Setup of run A:
==> flow/design.v (excerpt) <==
module ml_demodulator(
    i_clk,
    i_reset,
    i_trig,
    i_y_hat,
    i_r,
    i_rd_rdy,
    o_rd_vld,
    o_llr,
    o_hard_bit
);
Size: about 7100 cells after synthesis, about 540 flip-flops, about 64000 um^2 of cells after synthesis.
Settings: LEC_CHECK=0, CAP_MARGIN=20, CORE_MARGIN=2, CORE_UTILIZATION=72, CTS_CLUSTER_DIAMETER=95, HOLD_SLACK_MARGIN=0.29, MAX_ROUTING_LAYER=met4, PLACE_DENSITY=0.6, SETUP_SLACK_MARGIN=1.43, SLEW_MARGIN=20; clock period 9.9 ns.
run.sh (not shown) runs the stock make flow with config.mk's settings and CLKGATE_MAP_FILE=.
What the final checks of run A revealed, after a flow that finished every stage, was a layout that fails on negative setup slack.
### run A -> run B
- MAX_ROUTING_LAYER: met4 -> unset
- CTS_CLUSTER_DIAMETER: 95 -> unset
- PLACE_DENSITY: 0.6 -> unset
- SETUP_SLACK_MARGIN: 1.43 -> 2.77
- HOLD_SLACK_MARGIN: 0.29 -> unset
- the clock period (ns, I/O delays scaled along): 9.9 -> 9.44
### Flow results
[run B] flow finished | final checks: failed | reasons: negative setup slack. Every stage of run A finished as expected; the final checks, on the other hand, flagged negative setup slack, which means the layout fails. Run B reports a higher cell count than run A does. Run B reports its highest routing layer actually used as met5 while run A reports met4. Count of multi-input gates delta (run B -> run A): insignificant. Wire: run B routes less than run A. Re first-pass GRT wire length: run B is about 1.8% down on run A. Post-synthesis to final-layout area growth in run B is 0.91 points higher than in run A. Run A ended up with sky130_fd_sc_hd__dfrtp_4 as its cell with the largest stage delay on the worst path; run B ended up with sky130_fd_sc_hd__fa_1. [run B vs run A] average via count per standard cell: lower in run B. Re overall global routing resource usage: run B is 2.2 points down on run A. Comparing run B against run A, there is no change at all in chip area in the Yosys report. Re measured slew at the worst slew-check pin: run B is 0.086 ns up on run A.
Relative to run B, the following input files were edited for run C:
- a deleted SETUP_SLACK_MARGIN that had been 2.77
- an added MAX_ROUTING_LAYER of met4
- a change of CORE_UTILIZATION from 72 to 70
- an added PLACE_DENSITY of 0.6
- a change of the clock period (ns, I/O delays scaled along) from 9.44 to 8.81
Notes after the runs:
In the tables for run B and run C, number of placement rows reads higher with run C. Going from run B to run C, area after detailed placement grows by 5.1%. Number of distinct library cell variants in the gate-level netlist after synthesis: run C vs run B, no meaningful difference. Min share of the core filled by cells before placement across run B and run C: run C. Compared to run B, run C was floorplanned on a bigger die. Among run B and run C, the run that stopped before the end is run C, and it is the only one. Run C: ODB-0269 in 5_1_grt -> run aborted. | run B | all stages done | FAIL | negative setup slack |.
What run D does differently from run C at the input level:
- CORE_UTILIZATION now 21, was 70
- ABC_AREA now 1, previously not set
- MAX_ROUTING_LAYER no longer set, was met4
- CTS_CLUSTER_DIAMETER now 150, previously not set
- the clock period (ns, I/O delays scaled along) now 11.0, was 8.81
### Flow results
Run D completed every stage of the flow, and the final layout passed the timing, DRC and antenna checks.
Per the comparison of run D with run C, cell count after placement went up, floorplan die width went up, total die size went up.
Compared with run C, run D shows total cells reported by yosys after synthesis that has gone up by more than a quarter.
On area after synthesis, run C beats run D.
Input-level comparison between run E and run D:
- CTS_CLUSTER_DIAMETER removed (was 150)
- CORE_UTILIZATION changed from 21 to 44
- ABC_AREA removed (was 1)
- the clock period (ns, I/O delays scaled along) changed from 11.0 to 10.7
Notes after the runs:
Run E: done, clean on timing, DRC and antenna. The lower die span in y of run D and run E is in run E. Of run E and run D, it is run E that has the lower summed instance area of the synthesized netlist. For run E, the capturing instance or port of the critical path was j2_path_r[1][0], unlike run D, where it was L_min1_r[3][11]. Relative area of non-clock buffer cells in the final design delta for run E relative to run D: 1.0 points higher. Post-route standard cell area excluding fillers (run E vs. run D) decreases by a little under 10%. Between run E and run D, it is run E whose post-synth area from yosys stat is lower, by about 6%. Lower number of non-filler instances in the completed layout among run D and run E: run E. Run E has less setup slack than run D.
## Diff of input files: run F against run E
- a change of CORE_UTILIZATION from 44 to 69
- an added SETUP_SLACK_MARGIN of 2.44
- a deleted PLACE_DENSITY that had been 0.6
- an added CTS_CLUSTER_SIZE of 43
- a change of the clock period (ns, I/O delays scaled along) from 10.7 to 8.24
Findings:
- Run F: it failed with a tool error in 5_1_grt, so there are no final results.
- Going from run E to run F, the cell count after placement was found to have gone up by about 2.6%.
- Diff run E -> run F: pre-placement core utilization +25 points; mux contribution to synthesized area ~0 delta; row count -28.
- Post-DP HPWL (run F over run E): increase, 9.2 mm
- Re total cell area reported by yosys after synthesis: no difference whatsoever between run E and run F.

## build 71
ml_demodulator again, from the RTL that the note above started with.
clock: 5.7 ns
lec_check: 0
cap_margin: 0
core_margin: 2
core_utilization: 71
cts_cluster_size: 34
place_density: 0.6
slew_margin: 20
Build 71: DPL-0033 in clock tree synthesis -> run aborted
#### Input delta (build 67 over build 71)
- swapping 71 for 72 in CORE_UTILIZATION
- putting SETUP_SLACK_MARGIN at 1.6 where nothing was set
- putting HOLD_SLACK_MARGIN at -0.08 where nothing was set
Results
Comparing build 71 against build 67, there is no change at all in synthesized netlist cell count.
Reported for build 71 and build 67, average footprint of a synthesized cell turned out identical to the last digit.
Build 67 | ERROR | global routing
In terms of placed instance count, build 71 and build 67 differ only marginally.
--- input diff build 67..build 65 ---
- CORE_UTILIZATION now 58, was 72
- HOLD_SLACK_MARGIN no longer set, was -0.08
- SETUP_SLACK_MARGIN no longer set, was 1.6
- CAP_MARGIN now 20, was 0
- CTS_CLUSTER_SIZE no longer set, was 34
- the clock period (ns, I/O delays scaled along) now 8.89, was 5.7
Notes after the runs:
- Compared with build 67, in build 65 minimum setup slack after placement +3170 ps; height of the chip +about 11%; chip area went up.
- Taking build 67 over build 65, the cell area reported after detailed placement ratio works out to 1.09.
- Going from build 67 to build 65, the number of buffers inserted to repair setup after CTS was found to have gone up by about 4.7%.
- [flow] build 65 | stages: complete | final checks: fail | reason: setup timing

v38:
Starting RTL as in the previous note.
make LEC_CHECK=0 ABC_AREA=1 CAP_MARGIN=20 CELL_PAD_IN_SITES_GLOBAL_PLACEMENT=2 CORE_MARGIN=8 CORE_UTILIZATION=21 CTS_CLUSTER_DIAMETER=116 PLACE_DENSITY=0.6 SLEW_MARGIN=10 finish   # period 11.0 ns
Relative to v38, the following input files were edited for v10:
-- flow/config.mk --
<<< v38, line 8
export ABC_AREA = 1
>>> v10, line 8
<<< v38, line 10
export CELL_PAD_IN_SITES_GLOBAL_PLACEMENT = 2
export CORE_MARGIN = 8
export CORE_UTILIZATION = 21
export CTS_CLUSTER_DIAMETER = 116
export PLACE_DENSITY = 0.6
export SLEW_MARGIN = 10
>>> v10, line 9
export CORE_MARGIN = 2
export CORE_UTILIZATION = 64
export SLEW_MARGIN = 20
==> flow/constraint.sdc <==
create_clock -name core_clock -period 4.57 [get_ports {i_clk}]
set_input_delay 0.9140 -clock core_clock [delete_from_list [all_inputs] [get_ports {i_clk}]]
set_output_delay 0.9140 -clock core_clock [all_outputs]
set_load 0.01 [all_outputs]
==> comparison <==
TritonCTS buffer count, v10 vs v38: down by more than 10%
v10 vs. v38: count of input and output buffers did not really move; starting utilization of the core area has increased; unique cell type count in the Yosys netlist rose by about 25%.
v10 did not finish; a tool error ended it in global routing.
Modified inputs, v4 compared to v10
-- flow/config.mk --
<<< v10, line 10
export CORE_UTILIZATION = 64
>>> v4, line 10
export CORE_UTILIZATION = 66
export CTS_CLUSTER_SIZE = 43
export SETUP_SLACK_MARGIN = -0.57
==> flow/constraint.sdc <==
create_clock -name core_clock -period 8.24 [get_ports {i_clk}]
set_input_delay 1.6480 -clock core_clock [delete_from_list [all_inputs] [get_ports {i_clk}]]
set_output_delay 1.6480 -clock core_clock [all_outputs]
set_load 0.01 [all_outputs]
- The layout from v4, despite a flow that completed every stage, fails the layout checks, with the failing checks listed as setup timing.
- Diff v10 -> v4: die width moved down; final weighted congestion in routability-driven placement went down.
- From v10 to v4, chip area from the yosys synthesis statistics did not move at all.
- In terms of synthesized area, v4 and v10 differ only marginally.
- Relative to v10, the number of cells in the design after placement of v4 is lower by 845.
- As far as count of pins on the block boundary goes, v10 and v4 are indistinguishable; the numbers are identical.
- In the flow results for v10 and v4, the post-CTS setup buffer count is smaller on v4.
- v4 ends up with higher core utilization at floorplan than v10 does.
Here is what was changed in the inputs of v35 compared with v4.
-- flow/config.mk --
<<< v4, line 11
export CTS_CLUSTER_SIZE = 43
export SETUP_SLACK_MARGIN = -0.57
>>> v35, line 11
export CTS_CLUSTER_DIAMETER = 95
export MAX_ROUTING_LAYER = met4
export PLACE_DENSITY = 0.6
==> flow/constraint.sdc <==
create_clock -name core_clock -period 8.9 [get_ports {i_clk}]
set_input_delay 1.7800 -clock core_clock [delete_from_list [all_inputs] [get_ports {i_clk}]]
set_output_delay 1.7800 -clock core_clock [all_outputs]
set_load 0.01 [all_outputs]
## What came out
[v35] flow finished | final checks: failed | reasons: setup timing. For count of endpoints failing hold in the final timing report, v4 and v35 come out practically identical. Compared with v4, v35 shows multi-input combinational cell area that has gone up by a few percent. Compare v35 and v4 | first-pass iteration count of the detailed router higher: v35. When v35 is measured against v4, its routed metal-1 wire length turns out 0.47% higher. Relative to v4, worst-case headroom to the max-slew limit has decreased by 6.0 points in v35. v35 and v4 ended up with nearly the same via count. The final reports for v35 and v4 show via count of the first global-routing pass lower in the former.

Setup of wip/sierra:
ml_demodulator again, from the RTL that the note above started with.
make LEC_CHECK=0 CAP_MARGIN=0 CORE_MARGIN=2 CORE_UTILIZATION=71 CTS_CLUSTER_DIAMETER=29 CTS_CLUSTER_SIZE=34 HOLD_SLACK_MARGIN=-0.05 PLACE_DENSITY=0.6 SETUP_SLACK_MARGIN=0.69 SLEW_MARGIN=20 finish   # period 5.7 ns
Run status, wip/sierra: aborted in 4_1_cts, error DPL-0033
### wip/sierra -> wip/indigo
==> flow/config.mk <==
export PLATFORM = sky130hd
export DESIGN_NAME = ml_demodulator
export DESIGN_NICKNAME = ml_demodulator
export VERILOG_FILES = /design/flow/design.v
export SDC_FILE = /design/flow/constraint.sdc
export NUM_CORES = 4
export LEC_CHECK = 0
export CAP_MARGIN = 20
export CORE_MARGIN = 2
export CORE_UTILIZATION = 70
export CTS_CLUSTER_SIZE = 37
export SETUP_SLACK_MARGIN = 0.72
export SLEW_MARGIN = 20
==> flow/constraint.sdc <==
create_clock -name core_clock -period 4.57 [get_ports {i_clk}]
set_input_delay 0.9140 -clock core_clock [delete_from_list [all_inputs] [get_ports {i_clk}]]
set_output_delay 0.9140 -clock core_clock [all_outputs]
set_load 0.01 [all_outputs]
[summary]
Measured against each other, wip/sierra and wip/indigo differ in starting utilization of the core area, the lower figure coming from wip/indigo.
[diff] core outline area, wip/indigo relative to wip/sierra: regression
wip/indigo falls short of wip/sierra in worst setup slack after placement.
Of wip/sierra and wip/indigo, none finishes clean.
wip/sierra did not finish; the tool stopped in 4_1_cts with error DPL-0033.
wip/indigo got as far as 5_1_grt, where a tool error ended the run.
wip/indigo: area of the die is 1300 um2 higher than what wip/sierra reported.
wip/indigo -> wip/sierra: yosys cell count delta 0, exact match
In the reports for wip/sierra and wip/indigo, the larger vertical die dimension belongs to wip/indigo.
Cmp wip/sierra and wip/indigo / die outline width / lower: wip/sierra
Higher post-detailed-placement half-perimeter wirelength among wip/sierra and wip/indigo: wip/indigo
For the placer congestion estimate, wip/indigo came in 0.0070 higher than wip/sierra did.
For wip/umber, these inputs were changed with respect to wip/indigo:
--- a/flow/config.mk
+++ b/flow/config.mk
@@ -10,4 +10,3 @@
 export CORE_UTILIZATION = 70
-export CTS_CLUSTER_SIZE = 37
-export SETUP_SLACK_MARGIN = 0.72
+export SETUP_SLACK_MARGIN = -0.54
 export SLEW_MARGIN = 20
==> flow/constraint.sdc <==
create_clock -name core_clock -period 9.44 [get_ports {i_clk}]
set_input_delay 1.8880 -clock core_clock [delete_from_list [all_inputs] [get_ports {i_clk}]]
set_output_delay 1.8880 -clock core_clock [all_outputs]
set_load 0.01 [all_outputs]
--- outcome ---
No crash in wip/umber: every stage finished, but the layout fails its final checks due to setup timing.
From wip/umber to wip/indigo, worst-case clock buffer depth did not move at all.
Comparing wip/umber against wip/indigo, there is no change at all in multiplexer share of the synthesized area.
wip/umber -> wip/indigo: pre-placement core utilization delta 0, exact match
Re depth of the CTS H-tree: no difference whatsoever between wip/umber and wip/indigo.
Comparing wip/indigo against wip/umber, there is no change at all in die height.
Re tally of unique sky130hd cells used after synthesis: no difference whatsoever between wip/indigo and wip/umber.
Of wip/indigo and wip/umber, the run reporting the higher cell count after placement was wip/indigo.
Edits applied to the flow inputs when going from wip/umber to wip/xenon:
--- a/flow/config.mk
+++ b/flow/config.mk
@@ -9,4 +9,4 @@
 export CORE_MARGIN = 2
-export CORE_UTILIZATION = 70
-export SETUP_SLACK_MARGIN = -0.54
+export CORE_UTILIZATION = 40
+export PLACE_DENSITY = 0.6
 export SLEW_MARGIN = 20
==> flow/constraint.sdc <==
create_clock -name core_clock -period 10.7 [get_ports {i_clk}]
set_input_delay 2.1400 -clock core_clock [delete_from_list [all_inputs] [get_ports {i_clk}]]
set_output_delay 2.1400 -clock core_clock [all_outputs]
set_load 0.01 [all_outputs]
--- outcome ---
Compared with wip/umber, wip/xenon has extra setup slack. A end point of the critical path of j1_path_r[3][0] is what wip/xenon shows, while j1_path_r[2][0] belongs to wip/umber. Of wip/xenon and wip/umber, only wip/umber fails to finish with a clean layout. Ran to the end and failed final checks on setup timing: wip/umber. Compared with wip/umber, in wip/xenon number of instances resized during post-cts repair saw a decrease. The final reports for wip/xenon and wip/umber show area of placed instances lower in the former. Maximum fanout along the worst path in wip/xenon vs wip/umber: up 2. Between wip/xenon and wip/umber, required arrival time at the worst endpoint is higher for wip/xenon, wip/umber comes in under that. Compared to wip/umber, wip/xenon has cell area 3.4% lower.
